==> design.v <==
module surrounding(CLK,rst,EN,TRIG1,TRIG2,TRIG3,TRIG4,TRIG5,ECHO1,ECHO2,ECHO3,ECHO4,ECHO5,min,distance);
input CLK;                
input rst;                
input EN;                 
output reg [3:0] distance;
output reg TRIG1,TRIG2,TRIG3,TRIG4,TRIG5;          
input ECHO1,ECHO2,ECHO3,ECHO4,ECHO5;               
output reg [3:0] min;    
reg [24:0] count;
reg [24:0] count0,count1,count2,count3,count4,count5;
reg [24:0] countsg;
always @(posedge CLK)
begin
    if(rst)
    begin
        count<=0;
        TRIG1<=0;
        TRIG2<=0;
        TRIG3<=0;
        TRIG4<=0;
        TRIG5<=0;
    end
    else if(EN==1)
	 begin 
	     TRIG1<=0;
		  TRIG2<=0;
		  TRIG3<=0;
		  TRIG4<=0;
		  TRIG5<=0;
	 end
	 else if(EN==0)
	 begin
	     if(count==0|count==1)  
		  begin
		        TRIG1<=1;
		        TRIG2<=1;
		        TRIG3<=1;
		        TRIG4<=1;
		        TRIG5<=1;
				  count<=count+1;
		  end
		  else if(count==5000)         
		  begin 
		        TRIG1<=0;
		        TRIG2<=0;
		        TRIG3<=0;
		        TRIG4<=0;
		        TRIG5<=0;
		        count<=0;
		  end
		  else 
		  begin 
		        TRIG1<=0;
		        TRIG2<=0;
		        TRIG3<=0;
		        TRIG4<=0;
		        TRIG5<=0;
				  count<=count+1;
		  end
	  end
end
always @(posedge CLK)
if(rst)
begin
    count0<=0;
    count1<=0;
    count2<=0;
    count3<=0;
    count4<=0;
    count5<=0;
    min<=0;
    distance<=0;
end
else
begin
    if(count0==5000)
	 begin
	     count0<=0;
	     count1<=0;
		  count2<=0;
		  count3<=0;
		  count4<=0;
		  count5<=0;
		  min<=0;
    end	  
	 else
	 begin
		   count0<=count0+1;
	      if(ECHO1==1)
			begin 
				count1<=count1+1;
			end
			if(ECHO2==1)
			begin 
			count2<=count2+1;
			end
			if(ECHO3==1)
			begin 
			count3<=count3+1;
			end
			if(ECHO4==1)
			begin 
			count4<=count4+1;
			end
			if(ECHO5==1)
			begin 
				count5<=count5+1;
			end
	 end
	 if(ECHO1+ECHO2+ECHO3+ECHO4+ECHO5==4)
	 begin
	     if(count1>58&&count2>58&&count3>58&&count4>58&&count5>58)  
		  begin
		      min<=0;
				distance<=0;
        end
        else if(ECHO1==0)
        begin
            min<=1;
				distance<=count1*10/58;
        end
        else if(ECHO2==0)
        begin
            min<=2;
				distance<=count2*10/58;
        end
        else if(ECHO3==0)
        begin
            min<=3;
            distance<=count3*10/58;
		  end 
        else if(ECHO4==0)
        begin
            min<=4;
				distance<=count4*10/58;
        end
        else if(ECHO5==0)
        begin
            min<=5;
				distance<=count5*10/58;
        end			  
	 end
end
endmodule
module surrounding_driver(CLK,rst,CE20,EN,minsg,SG90);
input EN;                 
input [3:0] minsg;
output reg SG90;    
input CLK;                    
input rst;                    
input CE20;                   
reg [24:0] pwm;
reg [24:0] count;
always @(posedge CLK)
begin
	  if(rst) pwm<=0;
	  else if(CE20)
	  case(minsg)
		  0:begin pwm<=0; end
		  1:begin pwm<=40;  end
		  2:begin pwm<=60; end
		  3:begin pwm<=80; end
		  4:begin pwm<=100;end
		  5:begin pwm<=120; end
		  default: pwm<=0; 
	  endcase
end
always @(posedge CLK)
begin
     if(rst)
	  begin
	       count<=0;
	       SG90<=0;
	  end
     else if(count==1000)
	  begin
	       count<=0;
	  end
	  else if(count<pwm) 
	       begin 
			     SG90<=1;
				  count<=count+1;
			 end
	  else
	       begin
			     SG90<=0;
				  count<=count+1;
			 end
end
endmodule
module display_dis(clk,rst,distance,dig,seg);
input clk;
input rst;
input [3:0]distance;
output reg[3:0]dig;
output reg[6:0]seg;
reg[3:0]data1,data2;
reg[3:0]data;
reg q;
always@(posedge clk)
if(rst)
begin
data1<=0;data2<=0;
end
else
begin
data1<=distance%10;
data2<=distance/10;
end
always @(posedge clk)
if(rst)
begin
	q<=0;dig<=0;data<=0;
end
else
begin
	q<=q+1;
	case(q)
	1'd0 : begin dig<=4'b0001; data<=data1; end
	1'd1 : begin dig<=4'b0010; data<=data2; end
	endcase
end
always @(data)
begin 
	case(data)
   4'd0 : seg=7'b1111110;
   4'd1 : seg=7'b0110000;
   4'd2 : seg=7'b1101101;
   4'd3 : seg=7'b1111001;
   4'd4 : seg=7'b0110011;
   4'd5 : seg=7'b1011011;
   4'd6 : seg=7'b1011111;
   4'd7 : seg=7'b1110000;
   4'd8 : seg=7'b1111111;
   4'd9 : seg=7'b1111011;
   default : seg=7'b1111110;
   endcase
end
endmodule
module sur(
    input        CLK,
    input        rst,
    input        EN_sur,
    input        ECHO1,
    input        ECHO2,
    input        ECHO3,
    input        ECHO4,
    input        ECHO5,
    output       TRIG1,
    output       TRIG2,
    output       TRIG3,
    output       TRIG4,
    output       TRIG5,
    output       SG90,
    output [3:0] dig,
    output [6:0] seg,
    output [3:0] dis
);
wire [3:0] min;
wire [3:0] distance;
reg [24:0] count2;
reg        CLK2;
wire       CE20 = (count2 == 2000) && !CLK2;
always @(posedge CLK)
begin
    if (rst)
    begin
        count2 <= 0;
        CLK2   <= 0;
    end
    else if (count2 == 2000)
    begin
        count2 <= 0;
        CLK2   <= ~CLK2;
    end
    else
        count2 <= count2 + 1;
end
surrounding inst4(
    .CLK(CLK), .rst(rst), .EN(EN_sur),
    .TRIG1(TRIG1), .TRIG2(TRIG2), .TRIG3(TRIG3), .TRIG4(TRIG4), .TRIG5(TRIG5),
    .ECHO1(ECHO1), .ECHO2(ECHO2), .ECHO3(ECHO3), .ECHO4(ECHO4), .ECHO5(ECHO5),
    .min(min), .distance(distance)
);
surrounding_driver inst1(
    .CLK(CLK), .rst(rst), .CE20(CE20), .EN(EN_sur), .minsg(min), .SG90(SG90)
);
display_dis inst(
    .clk(CLK), .rst(rst), .distance(distance), .dig(dig), .seg(seg)
);
assign dis = distance;
endmodule
==> run.sh <==
#!/bin/bash
# the make line also repeats each setting of config.mk as NAME=value (left out here)
make -C /OpenROAD-flow-scripts/flow DESIGN_CONFIG=/design/flow/config.mk WORK_HOME=/design/flow/orfs CLKGATE_MAP_FILE= finish
==> config.mk <==
export PLATFORM = sky130hd
export DESIGN_NAME = sur
export DESIGN_NICKNAME = sur
export VERILOG_FILES = /design/flow/design.v
export SDC_FILE = /design/flow/constraint.sdc
export NUM_CORES = 4
export LEC_CHECK = 0
export CAP_MARGIN = 20
export CELL_PAD_IN_SITES_GLOBAL_PLACEMENT = 3
export CORE_ASPECT_RATIO = 0.92
export CORE_MARGIN = 2
export CORE_UTILIZATION = 23
export CTS_CLUSTER_DIAMETER = 168
export CTS_CLUSTER_SIZE = 14
export PLACE_DENSITY = 0.54
export SETUP_SLACK_MARGIN = 2.57
export SLEW_MARGIN = 40
==> constraint.sdc <==
create_clock -name core_clock -period 24.2 [get_ports {CLK}]
set_input_delay 4.8400 -clock core_clock [delete_from_list [all_inputs] [get_ports {CLK}]]
set_output_delay 4.8400 -clock core_clock [all_outputs]
set_load 0.01 [all_outputs]
==> impl_metrics.py, run 1 <==
# Physical implementation metrics
metrics = {
    "clock_network": {
        "cts-root-to-sink-buffers": 3,
        "clock_slew_seen_by_the_registers_of_the_worst_setup_and_hold_paths_ns": 0.07,
        "cts-hold-fix-buffers": 0,
        "sink_count_of_the_clock_tree": 256,
        "tritoncts_buffer_count": 22,
        "worstSkewPairLatency_ns": 0.59,
        "ctsHtreeMaxLevel": 1,
        "cts-root-buf": "sky130_fd_sc_hd__clkbuf_16",
        "cts_tree": "yes",
    },
    "hold_path": {
        "min_delay_path_depth": 1,
        "path_class_of_the_lowest_slack_min_delay_path": "register to register",
        "hold_path_startpoint": "inst1.count[0]$_SDFF_PP0_",
        "hold_path_end": "inst1.count[0]$_SDFF_PP0_",
    },
    "worst_setup_path": {
        "timing.critical_path.from": "ECHO3",
        "crit-reg2reg-capture": "inst4.distance[0]$_SDFFE_PP0P_",
        "cp.buffers_inverters": 3,
        "crit_family": "AND-OR/OR-AND gates",
        "worstSetupEndpoint": "inst4.distance[0]$_SDFFE_PP0P_",
        "timing.critical_path.arrival_ns": 20.82,
        "cpPeakStageDelay_ns": 0.60,
        "critical_path.max_fanout": 28,
        "cp.depth": 55,
        "crit-reg2reg-launch": "inst4.count3[3]$_SDFFE_PP0P_",
        "critPathSlowestCell": "sky130_fd_sc_hd__or4b_4",
        "timing.setup.critical_path_class": "input port to register",
        "reg2reg_setup_slack_ns": 5.92,
        "startpoint_type_of_the_worst_setup_path": "input port",
        "worst_setup_path_end_kind": "register",
        "worst_ep_required_time_ns": 24.66,
        "worst_r2r_path_depth": 58,
    },
    "job": {
        "max-cap-violations": 0,
        "openroad_warning_count": 40,
    },
    "timing": {
        "slew_viol_final": 0,
        "skew_ns": 0.0309,
        "fmax_mhz": 49.1,
        "setup-violations-final": 0,
        "final_hold_viol_count": 0,
        "timing.setup.tns_ns": 0,
        "post-route-min-period_ns": 20.36,
        "slew-limit-headroom_pct": 47.6,
        "grt_setup_unrepaired": "no",
        "worst_pin_slew_ns": 0.784,
        "period_used_pct": 84.1,
    },
    "status": {
        "run_status": "timing/DRC/antenna clean",
    },
    "floorplanning": {
        "placeable_core_region_sq_um": 114000,
        "std_cell_rows": 119,
        "floorplan.core_util_pct": 23.2,
        "die-area_sq_um": 118000,
        "die_w_microns": 358,
        "chipHeight_microns": 329,
        "num_io_pins": 29,
    },
    "grt": {
        "grt_usage_pct": 15.3,
        "largest_net_degree_at_the_start_of_global_routing": 64,
        "overflow_left_after_global_routing": 0,
        "antenna_found_initial": 1,
        "global_route_wire_length_before_repair_mm": 144,
        "vias_in_the_first_global_route": 23800,
    },
    "synthesis": {
        "synth.cellmix.xorXnorShare_pct": 10.1,
        "synthTopLogicFamily": "AND-OR/OR-AND gates",
        "synthTopCellsByArea": "sky130_fd_sc_hd__dfxtp_1 19%, sky130_fd_sc_hd__ha_1 12%, sky130_fd_sc_hd__nor2_1 5.7%",
        "mux_area_share_pct": 2.31,
        "ys_warn_count": 4,
        "ys_sh_aoi_pct": 26.4,
        "synth-edff-count": 0,
        "netlist-cell-type-count": 150,
        "top_cells_by_count": "401 x sky130_fd_sc_hd__nor2_1, 293 x sky130_fd_sc_hd__nand2_1, 261 x sky130_fd_sc_hd__ha_1, 256 x sky130_fd_sc_hd__dfxtp_1, 233 x sky130_fd_sc_hd__a21oi_1",
        "ys_seq_share_pct": 19.4,
        "synth.yosys.num_cells": 3396,
        "synthArstFlopShare_pct": 0,
        "synthSimpleGateAreaFrac_pct": 24.3,
        "netlist.area_leader.share_pct": 19.4,
        "synth_cells": 3396,
        "flop_cell": "sky130_fd_sc_hd__dfxtp_1",
        "synthAdderAreaFrac_pct": 13.1,
        "netlist_area_sq_um": 26400,
        "synth_top_cell_by_area": "sky130_fd_sc_hd__dfxtp_1",
        "synth.yosys.chip_area_sq_um": 26400,
        "syn_avg_cell_area_sq_um": 7.79,
        "yosys_register_bits": 256,
        "synthMostInstantiatedCell": "sky130_fd_sc_hd__nor2_1",
    },
    "drt": {
        "ant_nets": 0,
        "drc": 0,
        "drt-pass1-iter-count": 7,
        "avgRoutedWirePerCell_microns": 18.8,
        "ant_diodes": 0,
        "avg_vias_per_cell": 5.10,
        "initialDrtViolationCount": 1575,
        "routed_wl_mm": 91.6,
        "vias": 24800,
    },
    "layout": {
        "layout_cells_excl_fill": 4870,
        "tally_of_filler_cells_in_the_layout": 12500,
        "multi_input_comb_area_sq_um": 20400,
        "finalNetCount": 3632,
        "area_used_by_sequential_logic_in_the_layout_sq_um": 5120,
        "layout.core_utilization_pct": 25.4,
        "flow.area_growth_from_synthesis_pct": 9.50,
    },
    "placement": {
        "routabilityCongestion": 0.804,
        "placement.io_buffers": 26,
        "placed_cells": 4826,
        "dpl.hpwl_mm": 71.8,
    },
}
==> metrics by stage <==
| stage | hold WS, ns | area [sq um] | worst slack (ns) |
|---|---|---|---|
| after floorplan | 0.426 | 26400 | 6.49 |
| after global routing | 0.504 | 29000 | 2.57 |
| final | 0.480 | 29000 | 3.84 |
| after global placement | 0.459 | 28000 | 2.01 |
| after CTS | 0.487 | 28700 | 2.58 |
| after detailed placement | 0.469 | 28100 | 2.00 |
==> layer usage <==
layer / track usage [%] / vias to the layer above / wire length [microns]
met4: 2.00 / 2 / 1170
met5: 0 / - / 11
met1: 23.2 / 11900 / 49100
met3: 1.34 / 60 / 2280
li1: - / 12500 / -
met2: 23.7 / 335 / 39100
==> cell type report <==
class / instances / share of cell area [%]
Inverter: 98 / 1.27
Multi-Input combinational cell: 2906 / 70.3
Timing Repair Buffer: 72 / 2.18
Clock inverter: 3 / 0.104
Clock buffer: 23 / 1.91
Sequential cell: 256 / 17.7
Tap cell: 1512 / 6.53
==> what timing repair did <==
item                       CTS  global route
setup buffers                0            18
setup endpoints to repair    0             3
gates resized                0            19
==> inputs of run 2 (changes only) <==
CAP_MARGIN = 15   (was 20)
CELL_PAD_IN_SITES_GLOBAL_PLACEMENT = unset   (was 3)
CORE_ASPECT_RATIO = unset   (was 0.92)
CORE_UTILIZATION = 72   (was 23)
CTS_CLUSTER_DIAMETER = 231   (was 168)
CTS_CLUSTER_SIZE = 15   (was 14)
PLACE_DENSITY = unset   (was 0.54)
SETUP_SLACK_MARGIN = 3.99   (was 2.57)
SLEW_MARGIN = 20   (was 40)
clock period = 13.6 ns   (was 24.2 ns; I/O delays follow)
==> impl_metrics.py, run 2 <==
# Flow results
metrics = {
    "status": {
        "run_status": "stopped before the end",
        "failed_stage": "5_1_grt",
        "run.stop_error": "[ERROR GRT-0116] Global routing finished with congestion. Check the congestion regions in the DRC Viewer.",
    },
    "floorplanning": {
        "num_io_pins": 29,
        "std_cell_rows": 70,
        "die_w_microns": 196,
        "placeable_core_region_sq_um": 36300,
        "chipHeight_microns": 196,
        "floorplan.core_util_pct": 72.8,
        "die-area_sq_um": 38300,
    },
    "synthesis": {
        "synth_top_cell_by_area": "sky130_fd_sc_hd__dfxtp_1",
        "syn_avg_cell_area_sq_um": 7.79,
        "synthTopCellsByArea": "sky130_fd_sc_hd__dfxtp_1 19%, sky130_fd_sc_hd__ha_1 12%, sky130_fd_sc_hd__nor2_1 5.7%",
        "synth_cells": 3396,
        "netlist_area_sq_um": 26400,
        "ys_seq_share_pct": 19.4,
        "synthMostInstantiatedCell": "sky130_fd_sc_hd__nor2_1",
        "netlist-cell-type-count": 150,
        "synthTopLogicFamily": "AND-OR/OR-AND gates",
        "mux_area_share_pct": 2.31,
        "synth.yosys.num_cells": 3396,
        "ys_warn_count": 4,
        "ys_sh_aoi_pct": 26.4,
        "synth-edff-count": 0,
        "synth.cellmix.xorXnorShare_pct": 10.1,
        "top_cells_by_count": "401 x sky130_fd_sc_hd__nor2_1, 293 x sky130_fd_sc_hd__nand2_1, 261 x sky130_fd_sc_hd__ha_1, 256 x sky130_fd_sc_hd__dfxtp_1, 233 x sky130_fd_sc_hd__a21oi_1",
        "synthSimpleGateAreaFrac_pct": 24.3,
        "synthAdderAreaFrac_pct": 13.1,
        "synthArstFlopShare_pct": 0,
        "netlist.area_leader.share_pct": 19.4,
        "yosys_register_bits": 256,
        "flop_cell": "sky130_fd_sc_hd__dfxtp_1",
        "synth.yosys.chip_area_sq_um": 26400,
    },
    "clock_network": {
        "ctsHtreeMaxLevel": 1,
        "sink_count_of_the_clock_tree": 256,
        "cts-root-buf": "sky130_fd_sc_hd__clkbuf_16",
        "cts-hold-fix-buffers": 0,
        "cts-root-to-sink-buffers": 3,
        "tritoncts_buffer_count": 21,
    },
    "placement": {
        "routabilityCongestion": 1.10,
        "dpl.hpwl_mm": 72.9,
        "pre_cts_ws_ns": -2.89,
        "placement.io_buffers": 26,
    },
    "grt": {
        "overflow_left_after_global_routing": 44,
        "grt_usage_pct": 73.1,
    },
}
run 2: through the flow:
step	std cells	cell area, sq um
after floorplan	3397	26900
after detailed placement	4578	33100
after global placement	4578	33100
after CTS	4648	34600
run 2: metal layers:
layer | overflow | global-route usage (%)
met1 | 0 | 72.0
met2 | 17 | 95.3
met3 | 4 | 52.2
met4 | 23 | 74.8
met5 | 0 | 17.1
run 2: repair_timing:
item | CTS
endpoints found under the setup margin | 4
gates resized | 124
pin swaps | 86
setup buffers | 44
gates cloned | 2
==> inputs of run 3 (changes only) <==
CAP_MARGIN = 35   (was 15)
CELL_PAD_IN_SITES_DETAIL_PLACEMENT = 1   (was unset)
CELL_PAD_IN_SITES_GLOBAL_PLACEMENT = 1   (was unset)
CORE_ASPECT_RATIO = 1.2   (was unset)
CORE_MARGIN = 3   (was 2)
CORE_UTILIZATION = 32   (was 72)
CTS_CLUSTER_DIAMETER = 279   (was 231)
CTS_CLUSTER_SIZE = unset   (was 15)
GPL_ROUTABILITY_DRIVEN = 0   (was unset)
HOLD_SLACK_MARGIN = 0.14   (was unset)
MAX_ROUTING_LAYER = met5   (was unset)
SETUP_SLACK_MARGIN = 4.02   (was 3.99)
TNS_END_PERCENT = 30   (was unset)
clock period = 18.5 ns   (was 13.6 ns; I/O delays follow)
==> impl_metrics.py, run 3 <==
# Physical implementation metrics
metrics = {
    "status": {
        "run_status": "timing/DRC/antenna clean",
    },
    "timing": {
        "timing.setup.tns_ns": 0,
        "slew_viol_final": 0,
        "grt_setup_unrepaired": "yes",
        "final_hold_viol_count": 0,
        "setup-violations-final": 0,
        "hold_ws_ns": 0.463,
        "skew_ns": 0.0187,
        "worst_pin_slew_ns": 0.891,
        "post_route_worst_setup_slack_ns": 1.51,
        "fmax_mhz": 58.9,
        "period_used_pct": 91.8,
        "post-route-min-period_ns": 16.99,
        "slew-limit-headroom_pct": 38.9,
    },
    "worst_setup_path": {
        "startpoint_type_of_the_worst_setup_path": "input port",
        "cp.buffers_inverters": 10,
        "timing.critical_path.arrival_ns": 17.44,
        "cp.depth": 62,
        "worst_setup_path_end_kind": "register",
        "timing.critical_path.mode_cell": "sky130_fd_sc_hd__buf_4",
        "critical_path.max_fanout": 10,
        "cpPeakStageDelay_ns": 0.53,
        "critPathSlowestCell": "sky130_fd_sc_hd__or4b_4",
        "worst_ep_required_time_ns": 18.95,
        "crit_family": "AND-OR/OR-AND gates",
        "timing.setup.critical_path_class": "input port to register",
        "crit-reg2reg-capture": "inst4.distance[1]$_SDFFE_PP0P_",
        "worst_r2r_path_depth": 65,
        "crit-reg2reg-launch": "inst4.count2[3]$_SDFFE_PP0P_",
        "reg2reg_setup_slack_ns": 2.08,
        "timing.critical_path.from": "ECHO3",
        "worstSetupEndpoint": "inst4.distance[1]$_SDFFE_PP0P_",
    },
    "job": {
        "openroad_warning_count": 43,
        "max-cap-violations": 0,
    },
    "synthesis": {
        "synth_cells": 3396,
        "netlist.area_leader.share_pct": 19.4,
        "netlist_area_sq_um": 26400,
        "netlist-cell-type-count": 150,
        "synth.yosys.chip_area_sq_um": 26400,
        "synthAdderAreaFrac_pct": 13.1,
        "ys_warn_count": 4,
        "syn_avg_cell_area_sq_um": 7.79,
        "yosys_register_bits": 256,
        "synth_top_cell_by_area": "sky130_fd_sc_hd__dfxtp_1",
        "synth.yosys.num_cells": 3396,
        "synth-edff-count": 0,
        "synthArstFlopShare_pct": 0,
        "ys_seq_share_pct": 19.4,
        "ys_sh_aoi_pct": 26.4,
        "flop_cell": "sky130_fd_sc_hd__dfxtp_1",
        "synthTopLogicFamily": "AND-OR/OR-AND gates",
        "top_cells_by_count": "401 x sky130_fd_sc_hd__nor2_1, 293 x sky130_fd_sc_hd__nand2_1, 261 x sky130_fd_sc_hd__ha_1, 256 x sky130_fd_sc_hd__dfxtp_1, 233 x sky130_fd_sc_hd__a21oi_1",
        "synth.cellmix.xorXnorShare_pct": 10.1,
        "synthMostInstantiatedCell": "sky130_fd_sc_hd__nor2_1",
        "synthSimpleGateAreaFrac_pct": 24.3,
        "mux_area_share_pct": 2.31,
        "synthTopCellsByArea": "sky130_fd_sc_hd__dfxtp_1 19%, sky130_fd_sc_hd__ha_1 12%, sky130_fd_sc_hd__nor2_1 5.7%",
    },
    "floorplanning": {
        "chipHeight_microns": 321,
        "floorplan.core_util_pct": 32.5,
        "std_cell_rows": 114,
        "die-area_sq_um": 86100,
        "placeable_core_region_sq_um": 81300,
        "die_w_microns": 268,
        "num_io_pins": 29,
    },
    "layout": {
        "tally_of_filler_cells_in_the_layout": 9748,
        "finalNetCount": 3848,
        "flow.area_growth_from_synthesis_pct": 21.2,
        "layout_cells_excl_fill": 4640,
        "finalInstanceArea_sq_um": 32100,
    },
    "grt": {
        "largest_net_degree_at_the_start_of_global_routing": 66,
        "overflow_left_after_global_routing": 0,
        "antenna_found_initial": 2,
        "grt_usage_pct": 19.9,
        "global_route_wire_length_before_repair_mm": 143,
        "vias_in_the_first_global_route": 26500,
    },
    "clock_network": {
        "cts-root-buf": "sky130_fd_sc_hd__clkbuf_16",
        "worstSkewPairLatency_ns": 0.56,
        "cts-root-to-sink-buffers": 3,
        "tritoncts_buffer_count": 35,
        "sink_count_of_the_clock_tree": 256,
        "cts_tree": "yes",
        "ctsHtreeMaxLevel": 2,
        "clock_slew_seen_by_the_registers_of_the_worst_setup_and_hold_paths_ns": 0.06,
    },
    "drt": {
        "drc": 0,
        "routed_wl_mm": 89.1,
        "avgRoutedWirePerCell_microns": 19.2,
        "drt-pass1-iter-count": 5,
        "avg_vias_per_cell": 5.65,
        "vias": 26200,
        "ant_nets": 0,
        "initialDrtViolationCount": 1216,
    },
    "hold_path": {
        "min_delay_path_depth": 2,
        "hold_path_startpoint": "inst4.min[3]$_DFF_P_",
        "hold_path_end": "inst4.min[3]$_DFF_P_",
        "path_class_of_the_lowest_slack_min_delay_path": "register to register",
    },
    "placement": {
        "dpl-instance-area_sq_um": 28300,
        "pre_cts_ws_ns": -0.0109,
        "dpl.hpwl_mm": 66.2,
        "placement.io_buffers": 26,
        "placed_cells": 4432,
    },
}
## run 3: layout make-up
class	instances	area, sq um	share of cell area [%]
diodes	1	2.50	0.00781
clock buffers	50	1030	3.22
inverters	98	372	1.16
repair buffers	274	2320	7.24
flip-flops and latches	256	5120	16.0
well taps	1044	1310	4.07
multi-input cells	2907	21800	67.9
clock inverters	10	124	0.386
## run 3: timing repair
| item | CTS | global route |
|---|---|---|
| gates cloned | 1 | 2 |
| buffers inserted | 84 | 57 |
| hold buffers | 0 | 0 |
| gates resized | 155 | 118 |
| setup endpoints to repair | 4 | 4 |
| pin swaps | 87 | 99 |
## run 3: through the flow
step                utilization [%]
finish                         39.4
CTS                            38.0
detailed placement             34.9
floorplan                         -
global route                   39.4
global placement               34.8
## run 3: routing by layer
layer,up-vias,share of wire [%],track usage [%]
li1,13000,-,-
met1,12900,47,26.0
met2,257,49,35.0
met3,122,2.0,1.97
met4,0,2.9,4.83
met5,-,0,0
==> inputs of run 4 (changes only) <==
ABC_AREA = 0   (was unset)
CAP_MARGIN = 10   (was 35)
CELL_PAD_IN_SITES_DETAIL_PLACEMENT = unset   (was 1)
CELL_PAD_IN_SITES_GLOBAL_PLACEMENT = 2   (was 1)
CORE_ASPECT_RATIO = unset   (was 1.2)
CORE_MARGIN = 2   (was 3)
CORE_UTILIZATION = 17   (was 32)
CTS_CLUSTER_DIAMETER = 118   (was 279)
CTS_CLUSTER_SIZE = 13   (was unset)
GPL_TIMING_DRIVEN = 0   (was unset)
HOLD_SLACK_MARGIN = unset   (was 0.14)
MAX_ROUTING_LAYER = met4   (was met5)
SETUP_SLACK_MARGIN = unset   (was 4.02)
SLEW_MARGIN = 25   (was 20)
TNS_END_PERCENT = 10   (was 30)
clock period = 21.0 ns   (was 18.5 ns; I/O delays follow)
==> impl_metrics.py, run 4 <==
# Physical implementation metrics
metrics = {
    "synthesis": {
        "ys_sh_aoi_pct": 26.4,
        "yosys_register_bits": 256,
        "synthAdderAreaFrac_pct": 13.1,
        "synth_cells": 3396,
        "synthMostInstantiatedCell": "sky130_fd_sc_hd__nor2_1",
        "ys_warn_count": 4,
        "synth_top_cell_by_area": "sky130_fd_sc_hd__dfxtp_1",
        "synthArstFlopShare_pct": 0,
        "synthTopCellsByArea": "sky130_fd_sc_hd__dfxtp_1 19%, sky130_fd_sc_hd__ha_1 12%, sky130_fd_sc_hd__nor2_1 5.7%",
        "netlist-cell-type-count": 150,
        "synth-edff-count": 0,
        "synth.yosys.chip_area_sq_um": 26400,
        "syn_avg_cell_area_sq_um": 7.79,
        "ys_seq_share_pct": 19.4,
        "synth.cellmix.xorXnorShare_pct": 10.1,
        "netlist.area_leader.share_pct": 19.4,
        "synth.yosys.num_cells": 3396,
        "mux_area_share_pct": 2.31,
        "flop_cell": "sky130_fd_sc_hd__dfxtp_1",
        "netlist_area_sq_um": 26400,
        "synthSimpleGateAreaFrac_pct": 24.3,
        "top_cells_by_count": "401 x sky130_fd_sc_hd__nor2_1, 293 x sky130_fd_sc_hd__nand2_1, 261 x sky130_fd_sc_hd__ha_1, 256 x sky130_fd_sc_hd__dfxtp_1, 233 x sky130_fd_sc_hd__a21oi_1",
        "synthTopLogicFamily": "AND-OR/OR-AND gates",
    },
    "drt": {
        "avg_vias_per_cell": 4.51,
        "initialDrtViolationCount": 1299,
        "vias": 24800,
        "drc": 0,
        "ant_diodes": 0,
        "routed_wl_mm": 86.0,
        "ant_nets": 0,
        "avgRoutedWirePerCell_microns": 15.7,
        "drt-pass1-iter-count": 5,
    },
    "job": {
        "max-cap-violations": 0,
        "openroad_warning_count": 40,
    },
    "worst_setup_path": {
        "timing.critical_path.arrival_ns": 20.45,
        "cpPeakStageDelay_ns": 0.79,
        "critPathSlowestCell": "sky130_fd_sc_hd__clkdlybuf4s50_1",
        "crit-reg2reg-capture": "inst4.distance[1]$_SDFFE_PP0P_",
        "timing.setup.critical_path_class": "input port to register",
        "startpoint_type_of_the_worst_setup_path": "input port",
        "timing.critical_path.from": "ECHO2",
        "worstSetupEndpoint": "inst4.distance[1]$_SDFFE_PP0P_",
        "worst_r2r_path_depth": 64,
        "cp.buffers_inverters": 10,
        "critical_path.max_fanout": 10,
        "timing.critical_path.mode_cell": "sky130_fd_sc_hd__buf_6",
        "worst_setup_path_end_kind": "register",
        "reg2reg_setup_slack_ns": 3.23,
        "crit-reg2reg-launch": "inst4.count1[1]$_SDFFE_PP0P_",
        "cp.depth": 62,
        "worst_ep_required_time_ns": 21.51,
        "crit_family": "AND-OR/OR-AND gates",
    },
    "timing": {
        "period_used_pct": 95.0,
        "final_hold_viol_count": 0,
        "fmax_mhz": 50.1,
        "grt_setup_unrepaired": "no",
        "slew-limit-headroom_pct": 27.5,
        "slew_viol_final": 0,
        "post_route_worst_setup_slack_ns": 1.06,
        "skew_ns": 0.0117,
        "worst_pin_slew_ns": 1.06,
        "timing.setup.tns_ns": 0,
        "post-route-min-period_ns": 19.94,
        "setup-violations-final": 0,
    },
    "layout": {
        "layout.core_utilization_pct": 19.5,
        "area_used_by_sequential_logic_in_the_layout_sq_um": 5120,
        "tally_of_filler_cells_in_the_layout": 17500,
        "flow.area_growth_from_synthesis_pct": 13.6,
        "finalNetCount": 3726,
        "multi_input_comb_area_sq_um": 20300,
        "finalInstanceArea_sq_um": 30000,
    },
    "clock_network": {
        "clock_slew_seen_by_the_registers_of_the_worst_setup_and_hold_paths_ns": 0.07,
        "worstSkewPairLatency_ns": 0.57,
        "sink_count_of_the_clock_tree": 256,
        "ctsHtreeMaxLevel": 1,
        "tritoncts_buffer_count": 24,
        "cts-root-to-sink-buffers": 3,
        "cts_tree": "yes",
        "cts-root-buf": "sky130_fd_sc_hd__clkbuf_16",
    },
    "floorplanning": {
        "die-area_sq_um": 159000,
        "placeable_core_region_sq_um": 154000,
        "num_io_pins": 29,
        "std_cell_rows": 144,
        "die_w_microns": 398,
        "floorplan.core_util_pct": 17.1,
        "chipHeight_microns": 398,
    },
    "grt": {
        "largest_net_degree_at_the_start_of_global_routing": 14,
        "vias_in_the_first_global_route": 24000,
        "global_route_wire_length_before_repair_mm": 139,
        "antenna_found_initial": 0,
        "overflow_left_after_global_routing": 0,
        "grt_usage_pct": 10.9,
    },
    "hold_path": {
        "hold_path_startpoint": "inst4.min[3]$_DFF_P_",
        "min_delay_path_depth": 2,
        "path_class_of_the_lowest_slack_min_delay_path": "register to register",
        "hold_path_end": "inst4.min[3]$_DFF_P_",
    },
    "placement": {
        "placement.io_buffers": 24,
        "pre_cts_ws_ns": -0.436,
        "dpl-instance-area_sq_um": 29300,
        "dpl.hpwl_mm": 67.6,
    },
    "status": {
        "run_status": "timing/DRC/antenna clean",
    },
}
-- run 4: final cells by class --
class,count,share of cell area [%]
multi-input cells,2906,67.6
plain buffers,137,2.61
inverters,98,1.22
clock inverters,3,0.133
flip-flops and latches,256,17.1
clock buffers,25,2.01
repair buffers,27,0.891
well taps,2044,8.51
-- run 4: timing repair --
| item | 4_1_cts | 5_1_grt |
|---|---|---|
| buffers inserted | 0 | 3 |
| setup endpoints to repair | 0 | 3 |
| gates resized | 0 | 24 |
| hold buffers | 0 | 0 |
-- run 4: stage by stage --
| step | hold slack [ns] | cells |
|---|---|---|
| 3_3_place_gp | 0.461 | 5465 |
| 3_5_place_dp | 0.468 | 5465 |
| 5_1_grt | 0.501 | 5496 |
| 2_1_floorplan | 0.426 | 3397 |
| 6_report | 0.469 | 5496 |
| 4_1_cts | 0.481 | 5493 |
-- run 4: routing by layer --
metal / wire length [microns] / track usage, %
met3: 1680 / 0.784
met1: 45100 / 15.6
met5: 0 / -
met4: 1270 / 1.58
met2: 37900 / 17.2
==> inputs of run 5 (changes only) <==
ABC_AREA = 1   (was 0)
CAP_MARGIN = 15   (was 10)
CELL_PAD_IN_SITES_GLOBAL_PLACEMENT = unset   (was 2)
CORE_ASPECT_RATIO = 0.92   (was unset)
CORE_UTILIZATION = 72   (was 17)
CTS_CLUSTER_DIAMETER = 279   (was 118)
CTS_CLUSTER_SIZE = unset   (was 13)
GPL_ROUTABILITY_DRIVEN = unset   (was 0)
GPL_TIMING_DRIVEN = unset   (was 0)
PLACE_DENSITY = 0.6   (was unset)
SETUP_SLACK_MARGIN = -1.22   (was unset)
SLEW_MARGIN = 20   (was 25)
TNS_END_PERCENT = 80   (was 10)
clock period = 12.3 ns   (was 21.0 ns; I/O delays follow)
==> impl_metrics.py, run 5 <==
# Physical implementation metrics
metrics = {
    "status": {
        "run_status": "failed layout checks",
        "failed_checks": "setup timing",
    },
    "placement": {
        "pre_cts_ws_ns": -1.61,
        "placed_cells": 4523,
        "dpl.hpwl_mm": 56.6,
        "dpl-instance-area_sq_um": 26600,
        "routabilityCongestion": 1.02,
        "placement.io_buffers": 26,
    },
    "worst_setup_path": {
        "timing.setup.critical_path_class": "input port to register",
        "worst_setup_path_end_kind": "register",
        "cpPeakStageDelay_ns": 0.25,
        "cp.depth": 114,
        "startpoint_type_of_the_worst_setup_path": "input port",
        "crit-reg2reg-launch": "inst4.count5[3]$_SDFFE_PP0P_",
        "critical_path.max_fanout": 7,
        "timing.critical_path.from": "ECHO4",
        "critPathSlowestCell": "sky130_fd_sc_hd__a21oi_4",
        "timing.critical_path.mode_cell": "sky130_fd_sc_hd__nand2_1",
        "reg2reg_setup_slack_ns": -0.79,
        "crit_family": "simple AND/OR/NAND/NOR gates",
        "timing.critical_path.arrival_ns": 13.76,
        "cp.buffers_inverters": 18,
        "crit-reg2reg-capture": "inst4.distance[0]$_SDFFE_PP0P_",
        "worstSetupEndpoint": "inst4.distance[0]$_SDFFE_PP0P_",
        "worst_r2r_path_depth": 122,
        "worst_ep_required_time_ns": 12.83,
    },
    "synthesis": {
        "mux_area_share_pct": 0,
        "syn_avg_cell_area_sq_um": 6.35,
        "synth.yosys.num_cells": 3968,
        "yosys_register_bits": 256,
        "ys_seq_share_pct": 20.3,
        "synth.yosys.chip_area_sq_um": 25200,
        "synth_top_cell_by_area": "sky130_fd_sc_hd__dfxtp_1",
        "synth.cellmix.xorXnorShare_pct": 4.21,
        "synthArstFlopShare_pct": 0,
        "netlist.area_leader.share_pct": 20.3,
        "netlist-cell-type-count": 69,
        "synthAdderAreaFrac_pct": 13.5,
        "synthTopLogicFamily": "simple AND/OR/NAND/NOR gates",
        "synthTopCellsByArea": "sky130_fd_sc_hd__dfxtp_1 20%, sky130_fd_sc_hd__nand2_1 14%, sky130_fd_sc_hd__ha_1 13%",
        "synth-edff-count": 0,
        "ys_sh_aoi_pct": 13.6,
        "netlist_area_sq_um": 25200,
        "synth_cells": 3968,
        "flop_cell": "sky130_fd_sc_hd__dfxtp_1",
        "ys_warn_count": 4,
        "top_cells_by_count": "914 x sky130_fd_sc_hd__nand2_1, 531 x sky130_fd_sc_hd__inv_1, 387 x sky130_fd_sc_hd__nor2_1, 278 x sky130_fd_sc_hd__a21oi_1, 268 x sky130_fd_sc_hd__nand3_1",
        "synthMostInstantiatedCell": "sky130_fd_sc_hd__nand2_1",
        "synthSimpleGateAreaFrac_pct": 38.2,
    },
    "layout": {
        "layout_cells_excl_fill": 4577,
        "finalInstanceArea_sq_um": 28200,
        "flow.area_growth_from_synthesis_pct": 11.7,
        "finalNetCount": 4365,
        "tally_of_filler_cells_in_the_layout": 2363,
    },
    "drt": {
        "avgRoutedWirePerCell_microns": 16.7,
        "initialDrtViolationCount": 2829,
        "drt-pass1-iter-count": 11,
        "vias": 28100,
        "drc": 0,
        "ant_diodes": 0,
        "routed_wl_mm": 76.3,
        "avg_vias_per_cell": 6.15,
        "ant_nets": 0,
    },
    "hold_path": {
        "hold_path_startpoint": "count2[0]$_SDFF_PP0_",
        "path_class_of_the_lowest_slack_min_delay_path": "register to register",
        "hold_path_end": "count2[0]$_SDFF_PP0_",
        "min_delay_path_depth": 1,
    },
    "timing": {
        "skew_ns": 0.0198,
        "post-route-min-period_ns": 13.24,
        "final_hold_viol_count": 0,
        "hold_ws_ns": 0.457,
        "setup-violations-final": 3,
        "slew-limit-headroom_pct": 29.9,
        "slew_viol_final": 0,
        "period_used_pct": 108,
        "grt_setup_unrepaired": "yes",
        "post_route_worst_setup_slack_ns": -0.937,
        "worst_pin_slew_ns": 1.04,
        "fmax_mhz": 75.5,
    },
    "floorplanning": {
        "die_w_microns": 199,
        "placeable_core_region_sq_um": 34400,
        "floorplan.core_util_pct": 73.2,
        "chipHeight_microns": 183,
        "die-area_sq_um": 36500,
        "std_cell_rows": 65,
        "num_io_pins": 29,
    },
    "clock_network": {
        "sink_count_of_the_clock_tree": 256,
        "cts_tree": "yes",
        "cts-root-to-sink-buffers": 3,
        "tritoncts_buffer_count": 29,
        "cts-root-buf": "sky130_fd_sc_hd__clkbuf_16",
        "worstSkewPairLatency_ns": 0.60,
        "cts-hold-fix-buffers": 0,
        "clock_slew_seen_by_the_registers_of_the_worst_setup_and_hold_paths_ns": 0.06,
        "ctsHtreeMaxLevel": 1,
    },
    "grt": {
        "antenna_found_initial": 0,
        "vias_in_the_first_global_route": 26000,
        "overflow_left_after_global_routing": 0,
        "largest_net_degree_at_the_start_of_global_routing": 57,
        "global_route_wire_length_before_repair_mm": 122,
        "grt_usage_pct": 41.0,
    },
    "job": {
        "openroad_warning_count": 43,
        "max-cap-violations": 0,
    },
}
## run 5: per-stage QoR
stage                     utilization [%]  setup TNS (ns)
after detailed placement             77.5           -5.05
after CTS                            80.6           -2.87
after global placement               77.5           -2.02
after floorplan                         -               0
final                                81.8           -2.31
after global routing                 81.8           -5.60
## run 5: layout make-up
cell class / count / area (sq um) / share of cell area [%]
tap: 469 / 587 / 2.08
clock buffer: 37 / 796 / 2.83
timing repair buffer: 144 / 1190 / 4.21
inverter: 600 / 2250 / 8.00
sequential: 256 / 5140 / 18.3
multi-input combinational: 3058 / 17900 / 63.6
clock inverter: 13 / 284 / 1.01
## run 5: metal layers
metal / vias up / part of all wire [%] / global-route usage [%]
met4: 0 / 4.5 / 17.9
met1: 12800 / 41 / 51.7
met5: - / 0 / -
met2: 1585 / 45 / 65.7
met3: 347 / 9.3 / 5.60
li1: 13400 / - / -
## run 5: timing repair
action / in CTS / in global routing
gates resized: 0 / 117
setup endpoints to repair: 0 / 4
buffers inserted: 0 / 6
==> inputs of run 6 (changes only) <==
ABC_AREA = unset   (was 1)
CAP_MARGIN = 20   (was 15)
CORE_ASPECT_RATIO = unset   (was 0.92)
CORE_UTILIZATION = 66   (was 72)
CTS_CLUSTER_DIAMETER = unset   (was 279)
MAX_ROUTING_LAYER = unset   (was met4)
PLACE_DENSITY = unset   (was 0.6)
SETUP_SLACK_MARGIN = unset   (was -1.22)
TNS_END_PERCENT = unset   (was 80)
clock period = 15.9 ns   (was 12.3 ns; I/O delays follow)
==> impl_metrics.py, run 6 <==
# Physical implementation metrics
metrics = {
    "synthesis": {
        "netlist_area_sq_um": 26400,
        "syn_avg_cell_area_sq_um": 7.79,
        "mux_area_share_pct": 2.31,
        "synthMostInstantiatedCell": "sky130_fd_sc_hd__nor2_1",
        "synth.yosys.chip_area_sq_um": 26400,
        "synth-edff-count": 0,
        "netlist.area_leader.share_pct": 19.4,
        "synthSimpleGateAreaFrac_pct": 24.3,
        "synthAdderAreaFrac_pct": 13.1,
        "synth_cells": 3396,
        "ys_warn_count": 4,
        "synth.cellmix.xorXnorShare_pct": 10.1,
        "top_cells_by_count": "401 x sky130_fd_sc_hd__nor2_1, 293 x sky130_fd_sc_hd__nand2_1, 261 x sky130_fd_sc_hd__ha_1, 256 x sky130_fd_sc_hd__dfxtp_1, 233 x sky130_fd_sc_hd__a21oi_1",
        "synthTopCellsByArea": "sky130_fd_sc_hd__dfxtp_1 19%, sky130_fd_sc_hd__ha_1 12%, sky130_fd_sc_hd__nor2_1 5.7%",
        "ys_sh_aoi_pct": 26.4,
        "synth_top_cell_by_area": "sky130_fd_sc_hd__dfxtp_1",
        "ys_seq_share_pct": 19.4,
        "synthTopLogicFamily": "AND-OR/OR-AND gates",
        "yosys_register_bits": 256,
        "synth.yosys.num_cells": 3396,
        "flop_cell": "sky130_fd_sc_hd__dfxtp_1",
        "synthArstFlopShare_pct": 0,
        "netlist-cell-type-count": 150,
    },
    "grt": {
        "overflow_left_after_global_routing": 0,
        "globalRouteMet2Util_pct": 59.3,
        "global_route_wire_length_before_repair_mm": 125,
        "gr-usage-met1_pct": 45.9,
        "globalRoute.busiestLayer": "met2",
        "grt_usage_pct": 35.3,
        "largest_net_degree_at_the_start_of_global_routing": 77,
        "gr_layer_usage_met3_pct": 4.59,
        "antenna_found_initial": 0,
        "vias_in_the_first_global_route": 26200,
    },
    "drt": {
        "drc": 0,
        "vias": 28100,
        "avg_vias_per_cell": 6.58,
        "initialDrtViolationCount": 2666,
        "drt-pass1-iter-count": 6,
        "avgRoutedWirePerCell_microns": 18.6,
        "routed_wl_mm": 79.5,
        "ant_diodes": 0,
        "ant_nets": 0,
    },
    "floorplanning": {
        "std_cell_rows": 73,
        "die_w_microns": 204,
        "floorplan.core_util_pct": 66.7,
        "die-area_sq_um": 41700,
        "num_io_pins": 29,
        "placeable_core_region_sq_um": 39600,
        "chipHeight_microns": 204,
    },
    "placement": {
        "dpl-instance-area_sq_um": 29500,
        "routabilityCongestion": 1.02,
        "dpl.hpwl_mm": 57.2,
        "placement.io_buffers": 26,
    },
    "timing": {
        "worst_pin_slew_ns": 1.16,
        "hold_ws_ns": 0.474,
        "final_hold_viol_count": 0,
        "setup-violations-final": 3,
        "skew_ns": 0.0205,
        "fmax_mhz": 61.0,
        "post-route-min-period_ns": 16.39,
        "post_route_worst_setup_slack_ns": -0.488,
        "slew_viol_final": 0,
        "slew-limit-headroom_pct": 22.5,
        "grt_setup_unrepaired": "yes",
        "period_used_pct": 103,
    },
    "clock_network": {
        "worstSkewPairLatency_ns": 0.59,
        "sink_count_of_the_clock_tree": 256,
        "tritoncts_buffer_count": 28,
        "cts_tree": "yes",
        "ctsHtreeMaxLevel": 1,
        "clock_slew_seen_by_the_registers_of_the_worst_setup_and_hold_paths_ns": 0.07,
        "cts-hold-fix-buffers": 0,
        "cts-root-buf": "sky130_fd_sc_hd__clkbuf_16",
        "cts-root-to-sink-buffers": 3,
    },
    "worst_setup_path": {
        "crit-reg2reg-launch": "inst4.count2[3]$_SDFFE_PP0P_",
        "reg2reg_setup_slack_ns": -0.25,
        "critPathSlowestCell": "sky130_fd_sc_hd__or4b_4",
        "timing.critical_path.mode_cell": "sky130_fd_sc_hd__buf_4",
        "timing.critical_path.arrival_ns": 16.87,
        "cp.depth": 66,
        "worst_r2r_path_depth": 69,
        "worst_setup_path_end_kind": "register",
        "timing.critical_path.from": "ECHO3",
        "startpoint_type_of_the_worst_setup_path": "input port",
        "crit_family": "AND-OR/OR-AND gates",
        "worst_ep_required_time_ns": 16.38,
        "cpPeakStageDelay_ns": 0.54,
        "crit-reg2reg-capture": "inst4.distance[0]$_SDFFE_PP0P_",
        "timing.setup.critical_path_class": "input port to register",
        "worstSetupEndpoint": "inst4.distance[0]$_SDFFE_PP0P_",
        "cp.buffers_inverters": 14,
        "critical_path.max_fanout": 7,
    },
    "status": {
        "run_status": "failed layout checks",
        "failed_checks": "setup timing",
    },
    "layout": {
        "flow.area_growth_from_synthesis_pct": 21.0,
        "finalInstanceArea_sq_um": 32000,
        "layout.core_utilization_pct": 80.7,
        "finalNetCount": 4007,
    },
    "hold_path": {
        "hold_path_startpoint": "inst4.min[3]$_DFF_P_",
        "path_class_of_the_lowest_slack_min_delay_path": "register to register",
        "hold_path_end": "inst4.min[3]$_DFF_P_",
        "min_delay_path_depth": 2,
    },
    "job": {
        "openroad_warning_count": 43,
        "max-cap-violations": 0,
    },
}
## run 6: metrics by stage
stage               TNS, ns  std cells  setup WS, ns
floorplan                 0       3397       0.00659
global placement      -1.31       4184        -0.575
detailed placement    -2.51       4184        -0.978
CTS                       0       4248        0.0143
global route          -2.11       4276        -0.857
finish               -0.959       4276        -0.488
## run 6: layout make-up
cell class                 instances  area (sq um)
multi-input combinational       2907         21400
fill                            2718          7650
sequential                       256          5120
timing repair buffer             440          3430
clock buffer                      34           723
tap                              525           657
inverter                          98           368
clock inverter                    16           288
## run 6: routing by layer
| layer | wire [microns] | vias up |
|---|---|---|
| li1 | - | 13400 |
| met1 | 34000 | 13400 |
| met2 | 37200 | 1161 |
| met3 | 5220 | 230 |
| met4 | 3040 | 0 |
| met5 | 0 | - |
## run 6: repair_timing
item,CTS,global route
gates cloned,2,1
endpoints found under the hold margin,0,0
setup endpoints to repair,3,3
setup buffers,12,28
resized,88,151
pin swaps,50,91
==> inputs of run 7 (changes only) <==
ABC_AREA = 1   (was unset)
CORE_UTILIZATION = 72   (was 66)
PLACE_DENSITY = 0.36   (was unset)
SETUP_SLACK_MARGIN = 1.96   (was unset)
clock period = 12.7 ns   (was 15.9 ns; I/O delays follow)
==> impl_metrics.py, run 7 <==
# Flow results
metrics = {
    "status": {
        "run_status": "stopped before the end",
        "failed_stage": "5_1_grt",
        "run.stop_error": "[ERROR GRT-0232] Routing congestion too high. Check the congestion heatmap in the GUI.",
    },
    "floorplanning": {
        "floorplan.core_util_pct": 72.9,
        "placeable_core_region_sq_um": 34500,
        "std_cell_rows": 68,
        "die_w_microns": 191,
        "num_io_pins": 29,
        "chipHeight_microns": 191,
        "die-area_sq_um": 36500,
    },
    "synthesis": {
        "synthArstFlopShare_pct": 0,
        "netlist-cell-type-count": 69,
        "synth_cells": 3968,
        "top_cells_by_count": "914 x sky130_fd_sc_hd__nand2_1, 531 x sky130_fd_sc_hd__inv_1, 387 x sky130_fd_sc_hd__nor2_1, 278 x sky130_fd_sc_hd__a21oi_1, 268 x sky130_fd_sc_hd__nand3_1",
        "synthTopLogicFamily": "simple AND/OR/NAND/NOR gates",
        "netlist_area_sq_um": 25200,
        "synth-edff-count": 0,
        "synth_top_cell_by_area": "sky130_fd_sc_hd__dfxtp_1",
        "netlist.area_leader.share_pct": 20.3,
        "synthAdderAreaFrac_pct": 13.5,
        "syn_avg_cell_area_sq_um": 6.35,
        "synthTopCellsByArea": "sky130_fd_sc_hd__dfxtp_1 20%, sky130_fd_sc_hd__nand2_1 14%, sky130_fd_sc_hd__ha_1 13%",
        "synth.cellmix.xorXnorShare_pct": 4.21,
        "flop_cell": "sky130_fd_sc_hd__dfxtp_1",
        "ys_warn_count": 4,
        "yosys_register_bits": 256,
        "synthSimpleGateAreaFrac_pct": 38.2,
        "synth.yosys.chip_area_sq_um": 25200,
        "ys_sh_aoi_pct": 13.6,
        "ys_seq_share_pct": 20.3,
        "synthMostInstantiatedCell": "sky130_fd_sc_hd__nand2_1",
        "mux_area_share_pct": 0,
        "synth.yosys.num_cells": 3968,
    },
    "placement": {
        "dpl-instance-area_sq_um": 26700,
        "placed_cells": 4493,
        "dpl.hpwl_mm": 56.6,
        "placement.io_buffers": 26,
        "routabilityCongestion": 0.999,
    },
    "clock_network": {
        "sink_count_of_the_clock_tree": 256,
        "tritoncts_buffer_count": 29,
        "cts-root-buf": "sky130_fd_sc_hd__clkbuf_16",
        "cts-hold-fix-buffers": 0,
        "ctsHtreeMaxLevel": 1,
        "cts-root-to-sink-buffers": 3,
    },
    "grt": {
        "overflow_left_after_global_routing": 8,
        "grt_usage_pct": 61.0,
    },
}
==> run 7: stage by stage <==
step | utilization (%) | setup slack [ns]
4_1_cts | 84.0 | 0.103
3_3_place_gp | 77.2 | -0.266
2_1_floorplan | - | 0.998
3_5_place_dp | 77.2 | -1.15
==> run 7: metal layers <==
| layer | overflow | track usage [%] |
|---|---|---|
| met5 | 0 | 17.6 |
| met3 | 4 | 35.3 |
| met4 | 2 | 53.1 |
| met2 | 2 | 82.5 |
| met1 | 0 | 66.0 |
==> run 7: repair_timing <==
| item | in CTS |
|---|---|
| endpoints found under the setup margin | 4 |
| pin swaps | 109 |
| cloned | 1 |
| setup buffers | 52 |
| resized | 222 |
==> inputs of run 8 (changes only) <==
CAP_MARGIN = 15   (was 20)
CTS_CLUSTER_SIZE = 76   (was unset)
PLACE_DENSITY = unset   (was 0.36)
SETUP_SLACK_MARGIN = -0.67   (was 1.96)
clock period = 12.5 ns   (was 12.7 ns; I/O delays follow)
==> impl_metrics.py, run 8 <==
# Physical implementation metrics
metrics = {
    "status": {
        "run_status": "failed layout checks",
        "failed_checks": "capacitance limit, slew limit, setup timing",
    },
    "grt": {
        "vias_in_the_first_global_route": 27200,
        "antenna_found_initial": 5,
        "grt_usage_pct": 41.4,
        "overflow_left_after_global_routing": 0,
        "largest_net_degree_at_the_start_of_global_routing": 60,
        "global_route_wire_length_before_repair_mm": 126,
    },
    "worst_setup_path": {
        "worst_r2r_path_depth": 112,
        "timing.critical_path.arrival_ns": 14.77,
        "cp.depth": 103,
        "cpPeakStageDelay_ns": 0.49,
        "critical_path.max_fanout": 8,
        "timing.critical_path.mode_cell": "sky130_fd_sc_hd__nand3_4",
        "timing.setup.critical_path_class": "input port to register",
        "worstSetupEndpoint": "inst4.distance[0]$_SDFFE_PP0P_",
        "crit-reg2reg-launch": "inst4.count5[1]$_SDFFE_PP0P_",
        "worst_ep_required_time_ns": 13.04,
        "reg2reg_setup_slack_ns": -1.66,
        "worst_setup_path_end_kind": "register",
        "crit-reg2reg-capture": "inst4.distance[0]$_SDFFE_PP0P_",
        "critPathSlowestCell": "sky130_fd_sc_hd__nor2_1",
        "timing.critical_path.from": "ECHO4",
        "cp.buffers_inverters": 15,
        "startpoint_type_of_the_worst_setup_path": "input port",
        "crit_family": "simple AND/OR/NAND/NOR gates",
    },
    "clock_network": {
        "ctsHtreeMaxLevel": 1,
        "sink_count_of_the_clock_tree": 256,
        "cts-root-buf": "sky130_fd_sc_hd__clkbuf_16",
        "worstSkewPairLatency_ns": 0.60,
        "cts_tree": "yes",
        "cts-root-to-sink-buffers": 3,
        "clock_slew_seen_by_the_registers_of_the_worst_setup_and_hold_paths_ns": 0.06,
        "tritoncts_buffer_count": 29,
    },
    "job": {
        "openroad_warning_count": 43,
        "max-cap-violations": 1,
    },
    "synthesis": {
        "syn_avg_cell_area_sq_um": 6.35,
        "synthAdderAreaFrac_pct": 13.5,
        "ys_seq_share_pct": 20.3,
        "synth.yosys.chip_area_sq_um": 25200,
        "netlist.area_leader.share_pct": 20.3,
        "ys_sh_aoi_pct": 13.6,
        "top_cells_by_count": "914 x sky130_fd_sc_hd__nand2_1, 531 x sky130_fd_sc_hd__inv_1, 387 x sky130_fd_sc_hd__nor2_1, 278 x sky130_fd_sc_hd__a21oi_1, 268 x sky130_fd_sc_hd__nand3_1",
        "netlist_area_sq_um": 25200,
        "synthMostInstantiatedCell": "sky130_fd_sc_hd__nand2_1",
        "synthArstFlopShare_pct": 0,
        "synth_top_cell_by_area": "sky130_fd_sc_hd__dfxtp_1",
        "synthTopLogicFamily": "simple AND/OR/NAND/NOR gates",
        "synthSimpleGateAreaFrac_pct": 38.2,
        "netlist-cell-type-count": 69,
        "yosys_register_bits": 256,
        "synth-edff-count": 0,
        "mux_area_share_pct": 0,
        "synth_cells": 3968,
        "synthTopCellsByArea": "sky130_fd_sc_hd__dfxtp_1 20%, sky130_fd_sc_hd__nand2_1 14%, sky130_fd_sc_hd__ha_1 13%",
        "synth.yosys.num_cells": 3968,
        "flop_cell": "sky130_fd_sc_hd__dfxtp_1",
        "ys_warn_count": 4,
        "synth.cellmix.xorXnorShare_pct": 4.21,
    },
    "hold_path": {
        "path_class_of_the_lowest_slack_min_delay_path": "register to register",
        "hold_path_end": "inst1.count[0]$_SDFF_PP0_",
        "min_delay_path_depth": 1,
        "hold_path_startpoint": "inst1.count[0]$_SDFF_PP0_",
    },
    "drt": {
        "drt-pass1-iter-count": 11,
        "vias": 29500,
        "drc": 0,
        "ant_nets": 0,
        "avgRoutedWirePerCell_microns": 19.1,
        "routed_wl_mm": 87.7,
        "ant_diodes": 0,
        "initialDrtViolationCount": 3649,
        "avg_vias_per_cell": 6.45,
    },
    "floorplanning": {
        "die_w_microns": 191,
        "std_cell_rows": 68,
        "die-area_sq_um": 36500,
        "placeable_core_region_sq_um": 34500,
        "num_io_pins": 29,
        "floorplan.core_util_pct": 72.9,
        "chipHeight_microns": 191,
    },
    "timing": {
        "slew_viol_final": 5,
        "period_used_pct": 114,
        "setup-violations-final": 4,
        "final_hold_viol_count": 0,
        "worst_pin_slew_ns": 1.74,
        "fmax_mhz": 70.3,
        "skew_ns": 0.0181,
        "post_route_worst_setup_slack_ns": -1.73,
        "grt_setup_unrepaired": "yes",
        "slew-limit-headroom_pct": -17.4,
        "post-route-min-period_ns": 14.23,
    },
    "placement": {
        "dpl.hpwl_mm": 57.6,
        "placement.io_buffers": 26,
        "pre_cts_ws_ns": -1.45,
        "routabilityCongestion": 1.03,
    },
    "layout": {
        "area_used_by_sequential_logic_in_the_layout_sq_um": 5130,
        "finalNetCount": 4376,
        "tally_of_filler_cells_in_the_layout": 2140,
        "multi_input_comb_area_sq_um": 18600,
        "flow.area_growth_from_synthesis_pct": 14.8,
    },
}
## run 8: timing repair
| item | in CTS | in global routing |
|---|---|---|
| cloned | 0 | 1 |
| setup buffers | 2 | 17 |
| pin swaps | 3 | 102 |
| endpoints found under the setup margin | 2 | 4 |
| resized | 17 | 257 |
| hold buffers | 0 | 0 |
## run 8: cell type report
class / count / share of cell area, %
Multi-Input combinational cell: 3058 / 64.3
Timing Repair Buffer: 155 / 4.49
Clock buffer: 32 / 2.65
Sequential cell: 256 / 17.8
Clock inverter: 22 / 0.999
Inverter: 600 / 7.84
Tap cell: 455 / 1.97
## run 8: through the flow
step	TNS [ns]	area [sq um]	cells	util, %	hold WS [ns]
2_1_floorplan	0	25200	3969	-	0.417
3_3_place_gp	-1.42	26600	4506	77.0	0.426
3_5_place_dp	-4.49	26600	4506	77.0	0.437
4_1_cts	-1.44	27700	4562	80.3	0.452
5_1_grt	-8.69	28900	4578	83.7	0.478
6_report	-5.41	28900	4578	83.7	0.449
## run 8: routing by layer
metal  vias up  part of all wire [%]  routed length, microns  global-route usage [%]
met5         -                 0.064                      56                       0
met4         8                   7.8                    6810                    22.9
met3       703                    11                    9830                    7.20
met2      2135                    45                   39300                    71.5
met1     13200                    36                   31700                    48.5
li1      13400                     -                       -                       -
==> inputs of run 9 (changes only) <==
ABC_AREA = unset   (was 1)
CAP_MARGIN = 20   (was 15)
CORE_UTILIZATION = 52   (was 72)
CTS_CLUSTER_SIZE = unset   (was 76)
SETUP_SLACK_MARGIN = unset   (was -0.67)
clock period = 21.7 ns   (was 12.5 ns; I/O delays follow)
==> impl_metrics.py, run 9 <==
# Physical implementation metrics
metrics = {
    "status": {
        "run_status": "timing/DRC/antenna clean",
    },
    "worst_setup_path": {
        "crit_family": "AND-OR/OR-AND gates",
        "reg2reg_setup_slack_ns": 3.21,
        "timing.critical_path.from": "ECHO3",
        "worstSetupEndpoint": "inst4.distance[0]$_SDFFE_PP0P_",
        "cp.depth": 55,
        "cp.buffers_inverters": 1,
        "startpoint_type_of_the_worst_setup_path": "input port",
        "cpPeakStageDelay_ns": 0.72,
        "crit-reg2reg-launch": "inst4.count1[3]$_SDFFE_PP0P_",
        "worst_ep_required_time_ns": 22.22,
        "crit-reg2reg-capture": "inst4.distance[0]$_SDFFE_PP0P_",
        "critical_path.max_fanout": 34,
        "worst_setup_path_end_kind": "register",
        "critPathSlowestCell": "sky130_fd_sc_hd__a2111oi_1",
        "timing.critical_path.arrival_ns": 20.96,
        "timing.setup.critical_path_class": "input port to register",
        "worst_r2r_path_depth": 58,
    },
    "timing": {
        "final_hold_viol_count": 0,
        "fmax_mhz": 48.9,
        "post_route_worst_setup_slack_ns": 1.25,
        "grt_setup_unrepaired": "no",
        "slew_viol_final": 0,
        "setup-violations-final": 0,
        "skew_ns": 0.0145,
        "worst_pin_slew_ns": 1.28,
        "timing.setup.tns_ns": 0,
        "post-route-min-period_ns": 20.45,
        "period_used_pct": 94.2,
        "slew-limit-headroom_pct": 14.8,
    },
    "grt": {
        "gr_layer_usage_met3_pct": 2.19,
        "globalRouteMet2Util_pct": 43.2,
        "gr-usage-met1_pct": 37.1,
        "grt_usage_pct": 26.2,
        "vias_in_the_first_global_route": 23500,
        "largest_net_degree_at_the_start_of_global_routing": 91,
        "globalRoute.busiestLayer": "met2",
        "antenna_found_initial": 1,
        "overflow_left_after_global_routing": 0,
        "global_route_wire_length_before_repair_mm": 119,
    },
    "clock_network": {
        "clock_slew_seen_by_the_registers_of_the_worst_setup_and_hold_paths_ns": 0.06,
        "cts_tree": "yes",
        "cts-root-to-sink-buffers": 3,
        "cts-hold-fix-buffers": 0,
        "sink_count_of_the_clock_tree": 256,
        "tritoncts_buffer_count": 28,
        "ctsHtreeMaxLevel": 1,
        "cts-root-buf": "sky130_fd_sc_hd__clkbuf_16",
        "worstSkewPairLatency_ns": 0.59,
    },
    "synthesis": {
        "netlist-cell-type-count": 150,
        "netlist.area_leader.share_pct": 19.4,
        "synthArstFlopShare_pct": 0,
        "synthSimpleGateAreaFrac_pct": 24.3,
        "synthMostInstantiatedCell": "sky130_fd_sc_hd__nor2_1",
        "synth-edff-count": 0,
        "synth_cells": 3396,
        "synth_top_cell_by_area": "sky130_fd_sc_hd__dfxtp_1",
        "synth.cellmix.xorXnorShare_pct": 10.1,
        "synthAdderAreaFrac_pct": 13.1,
        "top_cells_by_count": "401 x sky130_fd_sc_hd__nor2_1, 293 x sky130_fd_sc_hd__nand2_1, 261 x sky130_fd_sc_hd__ha_1, 256 x sky130_fd_sc_hd__dfxtp_1, 233 x sky130_fd_sc_hd__a21oi_1",
        "yosys_register_bits": 256,
        "synthTopCellsByArea": "sky130_fd_sc_hd__dfxtp_1 19%, sky130_fd_sc_hd__ha_1 12%, sky130_fd_sc_hd__nor2_1 5.7%",
        "ys_warn_count": 4,
        "synth.yosys.num_cells": 3396,
        "mux_area_share_pct": 2.31,
        "syn_avg_cell_area_sq_um": 7.79,
        "synthTopLogicFamily": "AND-OR/OR-AND gates",
        "ys_sh_aoi_pct": 26.4,
        "flop_cell": "sky130_fd_sc_hd__dfxtp_1",
        "synth.yosys.chip_area_sq_um": 26400,
        "netlist_area_sq_um": 26400,
        "ys_seq_share_pct": 19.4,
    },
    "floorplanning": {
        "die_w_microns": 230,
        "num_io_pins": 29,
        "std_cell_rows": 82,
        "floorplan.core_util_pct": 52.7,
        "placeable_core_region_sq_um": 50200,
        "chipHeight_microns": 230,
        "die-area_sq_um": 52700,
    },
    "hold_path": {
        "hold_path_end": "inst1.count[0]$_SDFF_PP0_",
        "min_delay_path_depth": 1,
        "hold_path_startpoint": "inst1.count[0]$_SDFF_PP0_",
        "path_class_of_the_lowest_slack_min_delay_path": "register to register",
    },
    "job": {
        "max-cap-violations": 0,
        "openroad_warning_count": 40,
    },
    "drt": {
        "drt-pass1-iter-count": 6,
        "drc": 0,
        "avg_vias_per_cell": 6.24,
        "initialDrtViolationCount": 1730,
        "ant_nets": 0,
        "routed_wl_mm": 71.5,
        "avgRoutedWirePerCell_microns": 17.7,
        "vias": 25200,
    },
    "layout": {
        "finalNetCount": 3622,
        "flow.area_growth_from_synthesis_pct": 5.79,
    },
    "placement": {
        "routabilityCongestion": 0.950,
        "dpl.hpwl_mm": 54.6,
        "placement.io_buffers": 26,
        "pre_cts_ws_ns": 0.436,
    },
}
==> run 9: stage by stage <==
step,util [%],instances,area (sq um),hold WS (ns)
after floorplan,-,3397,26400,0.426
after global placement,53.7,3981,26900,0.456
after detailed placement,53.7,3981,26900,0.462
after CTS,55.5,4028,27900,0.476
after global routing,55.8,4036,28000,0.513
final,55.8,4036,28000,0.473
==> run 9: layout make-up <==
class / count / area (sq um)
Timing Repair Buffer: 56 / 478
Multi-Input combinational cell: 2906 / 20200
Clock buffer: 38 / 788
Tap cell: 672 / 841
Antenna cell: 1 / 2.50
Clock inverter: 9 / 148
Fill cell: 4739 / 22200
Sequential cell: 256 / 5120
Inverter: 98 / 368
==> run 9: layer usage <==
layer  wire (microns)  part of all wire (%)
met3             2900                   4.1
met2            32300                    45
met1            35000                    49
met5                0                     0
met4             1300                   1.8
==> run 9: what timing repair did <==
item | 4_1_cts | 5_1_grt
gates resized | 0 | 5
setup buffers | 0 | 7
endpoints found under the setup margin | 0 | 3
